==> inputs of job 9428 <==
==> flow/design.v <==
`timescale 1ns/10ps
module  CONV(
	input				clk,
	input				reset,
	output logic		busy,	
	input				ready,	
	output logic [13:0]	iaddr,
	input  		 [7:0]	idata,	
	output logic		ioe,
	output logic		wen_L0,
	output logic		oe_L0,
	output logic [13:0]	addr_L0,
	output logic [11:0] w_data_L0,
	input  		 [11:0] r_data_L0,
	output logic 		wen_L1,
	output logic		oe_L1,
	output logic [11:0]	addr_L1,
	output logic [11:0]	w_data_L1,
	input  		 [11:0]	r_data_L1,
	output logic		oe_weight,
	output logic [15:0]	addr_weight,
	input  logic signed  [7:0]  r_data_weight,
	output logic		wen_L2,
	output logic [3:0]	addr_L2,
	output logic [31:0]	w_data_L2
	);
reg [1:0] fully_flag;
reg[3:0] i0,i4,i5,i6;
reg [3:0] state,next_state;
reg [11:0] data [0:8];
reg [15:0] zero_index,addr_index0,addr_index1,addr_index2,addr_index3,addr_index4,L0_index;
reg signed [31:0] data_fully;
parameter INIT=4'd0,ADDR1=4'd1,WAIT1=4'd2,DATA_i0=4'd3,LAYER0=4'd4,ADDR2=4'd5,LAYER1=4'd6,
		  LAYER1_1=4'd7,ADDR3=4'd8,WAIT3=4'd9,LAYER2=4'd10,LAYER2_1=4'd11,FINI=4'd12;
always @(posedge clk or posedge reset ) begin
  if(reset) state<=INIT;
  else state<=next_state;
end
always @(*) begin
	case (state)
		INIT:begin
			next_state=(ready)?ADDR1:INIT;	
		end 
		ADDR1:begin
			next_state=WAIT1;
		end
		WAIT1:begin
			next_state=(fully_flag==0)?DATA_i0:(fully_flag==1)?LAYER1:LAYER2;		   
		end
		DATA_i0:begin
			next_state=(i0>=8&&zero_index==0||i0>=7&&zero_index==127||i0>=5&&zero_index==16510||
			            i0>=4&&zero_index==16637||i0>=8&&zero_index%130==0&&zero_index!=0&&zero_index!=16510||
						i5>=7&&zero_index%130==127&&zero_index!=127&&zero_index!=16637||
						i6>=8&&zero_index>0&&zero_index<127||i4>=5&&zero_index>16510&&zero_index<16637||i4>=8)?LAYER0:ADDR1;	
		end
		LAYER0:begin
			next_state=(L0_index>=16383)?ADDR2:ADDR1;
		end
		ADDR2:begin
			next_state=WAIT1;
		end
		LAYER1:begin
			next_state=(i0>=3)?LAYER1_1:ADDR2;
		end
		LAYER1_1:begin
			next_state=(addr_index1>=4095)?ADDR3:ADDR2;
		end
		ADDR3:begin
			next_state=WAIT1;
		end
		LAYER2:begin
			next_state=(addr_index2>=4095)?LAYER2_1:ADDR3;
		end
		LAYER2_1:begin
			next_state=(addr_index4>=9)?FINI:ADDR3;
		end
		FINI:begin
			next_state=INIT;
		end
		default: next_state=INIT;
	endcase
end
always @(posedge clk) begin
	case (state)
		INIT:begin
			zero_index<=16'h0;
			i0<=4'h4;
			i4<=4'h0;
			i5<=4'h0;
			i6<=4'h3;
			addr_index0<=0;
			addr_index1<=126;
			addr_index2<=0;
			addr_index3<=16128;
			addr_index4<=0;
			L0_index<=0;
			wen_L0<=0;
			ioe<=0;
			busy<=0;
			data_fully<=0;
			fully_flag<=0;
			wen_L1<=0;
			wen_L2<=0;
			oe_L0<=0;
			oe_L1<=0;
			oe_weight<=0;
		end 
		ADDR1:begin
			wen_L0<=0;
            ioe<=1;
			if (zero_index==0) begin
				if (i0==4) iaddr<=14'h0;
				else if (i0==5) iaddr<=14'h1; 
				else if (i0==7) iaddr<=14'h80;
				else iaddr<=14'h81;	
			end
			else if (zero_index==127) begin
				if (i0==3) iaddr<=14'h7E;
				else if (i0==4) iaddr<=14'h7F; 
				else if (i0==6) iaddr<=14'hFE;
				else iaddr<=14'hFF;	
			end
			else if (zero_index==16510) begin
				if (i0==1) iaddr<=14'h3F00;
				else if (i0==2) iaddr<=14'h3F01; 
				else if (i0==4) iaddr<=14'h3F80;
				else iaddr<=14'h3F81;		
			end
			else if (zero_index==16637) begin
				if (i0==0) iaddr<=14'h3F7E;
				else if (i0==1) iaddr<=14'h3F7F; 
				else if (i0==3) iaddr<=14'h3FFE;
				else iaddr<=14'h3FFF;		
			end
			else if (zero_index%130==0&&zero_index!=0&&zero_index!=16510) begin
				if (i0==1) iaddr<=addr_index0;
				else if (i0==2) iaddr<=addr_index0+1; 
				else if (i0==4) iaddr<=addr_index0+128;
				else if (i0==5) iaddr<=addr_index0+129;
				else if (i0==7) iaddr<=addr_index0+256;
				else iaddr<=addr_index0+257;
			end
			else if (zero_index%130==127&&zero_index!=127&&zero_index!=16637) begin
				if (i5==0) iaddr<=addr_index1;
				else if (i5==1) iaddr<=addr_index1+1; 
				else if (i5==3) iaddr<=addr_index1+128;
				else if (i5==4) iaddr<=addr_index1+129;
				else if (i5==6) iaddr<=addr_index1+256;
				else iaddr<=addr_index1+257;	
			end
			else if (zero_index>0&&zero_index<127) begin
				if (i6==3) iaddr<=addr_index2;
				else if (i6==4) iaddr<=addr_index2+1; 
				else if (i6==5) iaddr<=addr_index2+2;
				else if (i6==6) iaddr<=addr_index2+128;
				else if (i6==7) iaddr<=addr_index2+129;
				else iaddr<=addr_index2+130;	
			end
			else if (zero_index>16510&&zero_index<16637) begin
				if (i4==0) iaddr<=addr_index3;
				else if (i4==1) iaddr<=addr_index3+1; 
				else if (i4==2) iaddr<=addr_index3+2;
				else if (i4==3) iaddr<=addr_index3+128;
				else if (i4==4) iaddr<=addr_index3+129;
				else iaddr<=addr_index3+130;
			end
			else begin
				if (i4==0) iaddr<=addr_index4;
				else if (i4==1) iaddr<=addr_index4+1; 
				else if (i4==2) iaddr<=addr_index4+2;
				else if (i4==3) iaddr<=addr_index4+128;
				else if (i4==4) iaddr<=addr_index4+129;
				else if (i4==5) iaddr<=addr_index4+130;
				else if (i4==6) iaddr<=addr_index4+256;
				else if (i4==7) iaddr<=addr_index4+257;
				else iaddr<=addr_index4+258;	
			end
		end
		DATA_i0:begin
			if (zero_index==0) begin
				data[0]<=8'h0;
			    data[1]<=8'h0;
			    data[2]<=8'h0;
			    data[3]<=8'h0;
			    data[6]<=8'h0;
                data[i0]<=idata;
			    i0<=(i0==5)?i0+2:i0+1;	
			end
			else if (zero_index==127) begin
				data[0]<=8'h0;
			    data[1]<=8'h0;
			    data[2]<=8'h0;
			    data[5]<=8'h0;
			    data[8]<=8'h0;
                data[i0]<=idata;
			    i0<=(i0==4)?i0+2:i0+1;		
			end
			else if (zero_index==16510) begin
			    data[0]<=8'h0;
			    data[3]<=8'h0;
			    data[6]<=8'h0;
			    data[7]<=8'h0;
			    data[8]<=8'h0;
                data[i0]<=idata;
			    i0<=(i0==2)?i0+2:i0+1;	
			end
			else if (zero_index==16637) begin
				data[2]<=8'h0;
			    data[5]<=8'h0;
			    data[6]<=8'h0;
			    data[7]<=8'h0;
			    data[8]<=8'h0;
                data[i0]<=idata;
			    i0<=(i0==1)?i0+2:i0+1;
			end
			else if (zero_index%130==0&&zero_index!=0&&zero_index!=16510) begin
			   data[0]<=8'h0;
               data[3]<=8'h0;
               data[6]<=8'h0;
               data[i0]<=idata;
               i0<=(i0%3==2)?i0+2:i0+1;	
			end
			else if (zero_index%130==127&&zero_index!=127&&zero_index!=16637) begin
			    data[2]<=8'h0;
			    data[5]<=8'h0;
			    data[8]<=8'h0;
			    data[i5]<=idata;
			    i5<=(i5%3==1)?i5+2:i5+1;
			end
			else if (zero_index>0&&zero_index<127) begin
				data[0]<=8'h0;
                data[1]<=8'h0;
                data[2]<=8'h0;
                data[i6]<=idata;
                i6<=i6+1;
			end
			else if ((zero_index>16510&&zero_index<16637)) begin
				data[6]<=8'h0;
			    data[7]<=8'h0;
			    data[8]<=8'h0;
			    data[i4]<=idata;
			    i4<=i4+1;
			end
			else begin
				data[i4]<=idata;
			    i4<=i4+1;
			end	
		end
		LAYER0:begin
			if (i0>=8&&zero_index==0) begin
				i0<=3;
				zero_index<=zero_index+1;
			end
			else if (i0>=7&&zero_index==127) begin
				i0<=1;
				zero_index<=zero_index+3;
			end
			else if (i0>=5&&zero_index==16510) begin
				i0<=0;
				zero_index<=zero_index+1;
			end
			else if (i0>=4&&zero_index==16637) begin
				i0<=0;
				zero_index<=zero_index+1;
				addr_index0<=0;
				addr_index1<=0;
				addr_index2<=0;
				addr_index3<=0;
				addr_index4<=0;
			end
			else if (i0>=8&&zero_index%130==0&&zero_index!=0&&zero_index!=16510) begin
				i0<=0;
				zero_index<=zero_index+1;
				addr_index0<=addr_index0+128;
			end
			else if (i5>=7&&zero_index%130==127&&zero_index!=127&&zero_index!=16637) begin
				i5<=0;
				zero_index<=zero_index+3;
				addr_index1<=addr_index1+128;
			end
			else if (i6>=8&&zero_index>0&&zero_index<127) begin
				i6<=0;
				zero_index<=zero_index+1;
				addr_index2<=addr_index2+1;
			end
			else if (i4>=5&&zero_index>16510&&zero_index<16637) begin
				i4<=0;
				zero_index<=zero_index+1;
				addr_index3<=addr_index3+1;
			end
			else begin
				i4<=0;
				zero_index<=zero_index+1;
				addr_index4<=(addr_index4%128==125)?addr_index4+3:addr_index4+1;
			end
		    ioe<=0;
			wen_L0<=1;
			L0_index<=L0_index+1;
			addr_L0<=L0_index;
            w_data_L0<=($signed(-(data[0]<<1)+data[2]+data[4]+(data[5]<<1)+
                       data[6]+(data[7]<<1)-((data[8]<<1)+data[8]))>0)?$signed(-(data[0]<<1)+data[2]+data[4]+(data[5]<<1)+
                       data[6]+(data[7]<<1)-((data[8]<<1)+data[8])):0;
		end
        ADDR2:begin
			fully_flag<=1;
			wen_L0<=0;
			wen_L1<=0;
			oe_L0<=1;
			if(i0==0) addr_L0<=addr_index0;
			else if (i0==1) addr_L0<=addr_index0+1;
			else if (i0==2) addr_L0<=addr_index0+128;
            else addr_L0<=addr_index0+129;			
		end
		LAYER1:begin
			data[i0]<=r_data_L0;
			i0<=i0+1;
		end
		LAYER1_1:begin
			i0<=0;
			addr_index0<=(addr_index0%128==126)?addr_index0+130:addr_index0+2;
            wen_L1<=1;
			oe_L0<=0;
			addr_L1<=addr_index1;
			addr_index1<=addr_index1+1;
			w_data_L1<=(data[0]>=data[1]&&data[0]>=data[2]&&data[0]>=data[3])?data[0]:
			           (data[1]>=data[2]&&data[1]>=data[3]&&data[1]>=data[0])?data[1]:
					   (data[2]>=data[3]&&data[2]>=data[1]&&data[2]>=data[0])?data[2]:
					   (data[3]>=data[0]&&data[3]>=data[2]&&data[3]>=data[1])?data[3]:0;
		end
		ADDR3:begin
			fully_flag<=2;
			wen_L1<=0;
			wen_L2<=0;
			oe_L1<=1;
			oe_weight<=1;
			addr_L1<=addr_index2;
            addr_weight<=addr_index3;
		end
		LAYER2:begin
			data_fully<=$signed(r_data_L1)*r_data_weight+data_fully;
			addr_index2<=addr_index2+1;
			addr_index3<=addr_index3+1;
		end
		LAYER2_1:begin
			addr_index2<=0;
			oe_L1<=0;
			oe_weight<=0;
			wen_L2<=1;
			addr_L2<=addr_index4;
			w_data_L2<=(data_fully>0)?data_fully:data_fully>>>16;
			addr_index4<=addr_index4+1;
			data_fully<=32'b0;
		end
		FINI:begin
			busy<=1;
		end
		default; 
	endcase
end
endmodule
==> flow/run.sh <==
#!/bin/bash
# the make line also repeats each setting of config.mk as NAME=value (left out here)
make -C /OpenROAD-flow-scripts/flow DESIGN_CONFIG=/design/flow/config.mk WORK_HOME=/design/flow/orfs CLKGATE_MAP_FILE= finish
==> flow/config.mk <==
export PLATFORM = sky130hd
export DESIGN_NAME = CONV
export DESIGN_NICKNAME = CONV
export VERILOG_FILES = /design/flow/design.v
export SDC_FILE = /design/flow/constraint.sdc
export NUM_CORES = 4
export LEC_CHECK = 0
export CAP_MARGIN = 0
export CORE_MARGIN = 2
export CORE_UTILIZATION = 71
export CTS_CLUSTER_DIAMETER = 31
export CTS_CLUSTER_SIZE = 39
export HOLD_SLACK_MARGIN = -0.07
export MAX_ROUTING_LAYER = met4
export MIN_ROUTING_LAYER = met1
export PLACE_DENSITY = 0.66
export SETUP_SLACK_MARGIN = 3.3
export SLEW_MARGIN = 40
==> flow/constraint.sdc <==
create_clock -name core_clock -period 11.5 [get_ports {clk}]
set_input_delay 2.3000 -clock core_clock [delete_from_list [all_inputs] [get_ports {clk}]]
set_output_delay 2.3000 -clock core_clock [all_outputs]
set_load 0.01 [all_outputs]
==> job 329: changes against job 9428 <==
==> flow/config.mk (replaced) <==
export PLATFORM = sky130hd
export DESIGN_NAME = CONV
export DESIGN_NICKNAME = CONV
export VERILOG_FILES = /design/flow/design.v
export SDC_FILE = /design/flow/constraint.sdc
export NUM_CORES = 4
export LEC_CHECK = 0
export CAP_MARGIN = 20
export CORE_MARGIN = 2
export CORE_UTILIZATION = 8
export SLEW_MARGIN = 20
==> flow/constraint.sdc (replaced) <==
create_clock -name core_clock -period 15.0 [get_ports {clk}]
set_input_delay 3.0000 -clock core_clock [delete_from_list [all_inputs] [get_ports {clk}]]
set_output_delay 3.0000 -clock core_clock [all_outputs]
set_load 0.01 [all_outputs]
==> job 4466: changes against job 9428 <==
==> flow/config.mk (replaced) <==
export PLATFORM = sky130hd
export DESIGN_NAME = CONV
export DESIGN_NICKNAME = CONV
export VERILOG_FILES = /design/flow/design.v
export SDC_FILE = /design/flow/constraint.sdc
export NUM_CORES = 4
export LEC_CHECK = 0
export CAP_MARGIN = 20
export CORE_MARGIN = 2
export CORE_UTILIZATION = 55
export CTS_CLUSTER_SIZE = 96
export SLEW_MARGIN = 20
==> flow/constraint.sdc (replaced) <==
create_clock -name core_clock -period 10.6 [get_ports {clk}]
set_input_delay 2.1200 -clock core_clock [delete_from_list [all_inputs] [get_ports {clk}]]
set_output_delay 2.1200 -clock core_clock [all_outputs]
set_load 0.01 [all_outputs]
==> job 2614: changes against job 9428 <==
==> flow/config.mk (replaced) <==
export PLATFORM = sky130hd
export DESIGN_NAME = CONV
export DESIGN_NICKNAME = CONV
export VERILOG_FILES = /design/flow/design.v
export SDC_FILE = /design/flow/constraint.sdc
export NUM_CORES = 4
export LEC_CHECK = 0
export ABC_AREA = 1
export CAP_MARGIN = 20
export CORE_ASPECT_RATIO = 0.69
export CORE_MARGIN = 2
export CORE_UTILIZATION = 72
export CTS_CLUSTER_DIAMETER = 342
export CTS_CLUSTER_SIZE = 99
export PLACE_DENSITY = 0.38
export SETUP_SLACK_MARGIN = 2.01
export SLEW_MARGIN = 20
==> flow/constraint.sdc (replaced) <==
create_clock -name core_clock -period 6.89 [get_ports {clk}]
set_input_delay 1.3780 -clock core_clock [delete_from_list [all_inputs] [get_ports {clk}]]
set_output_delay 1.3780 -clock core_clock [all_outputs]
set_load 0.01 [all_outputs]
==> notes <==
Job 329 completed with no timing, DRC or antenna violations. Job 9428 ended with an error in global routing (5_1_grt) (GRT-0232). Job 4466 completed, yet does not pass: negative setup slack. Job 2614 failed in global routing (5_1_grt) on GRT-0232. In sequential cell count, job 4466 and job 329 do not differ. Sequential share of layout area: job 4466 is higher than job 329 (1.9 points). The lowest die area belongs to job 9428, the highest to job 329. Against job 4466, the clock skew of job 329 is higher by 0.028 ns. Between job 329 and job 4466, the lower clock power is in job 329 (gap 29%, measured against job 4466). In job 329 the final cell count is higher than in job 4466, by about 90%. Of job 329 and job 4466, job 4466 has the higher sequential power (gap 29%, measured against job 4466).
==> figures <==
quantity                                                  job 329                    job 4466                   job 9428                   job 2614
Run status                               timing/DRC/antenna clean  complete, but fails checks  aborted with a tool error  aborted with a tool error
Failing step                                                    -                           -   global routing (5_1_grt)   global routing (5_1_grt)
Layout check failures                                           -        negative setup slack                          -                          -
Number of nets with antenna violations after routing            0                           0                          -                          -
FA/HA/MAJ Cells, Area Fraction                              0.190                       0.190                      0.190                      0.182
Sequential cell count                                         400                         400                          -                          -
Critical Path RT                                         15.39 ns                    10.92 ns                          -                          -
Residual DRC count                                              0                           0                          -                          -
Comb power                                                1.22 mW                     1.73 mW                          -                          -
Total met3 wirelength after detailed routing              6520 um                     7050 um                          -                          -
Area leader share                                           0.261                       0.261                      0.261                      0.251
Post-layout net count                                        4592                        4900                          -                          -
Endpoint of the lowest-slack register-to-register path      i0[0]                       i0[0]                          -                          -
Critical path endpoint category                         flip-flop                   flip-flop                          -                          -
Vias post-DR                                                30600                       31800                          -                          -
Endpoint of the worst hold path                          state[5]                    state[5]                          -                          -
Non-clk bufs                                                  207                         514                          -                          -
Power figures rest on the tool's default switching activity, not on a simulated workload.
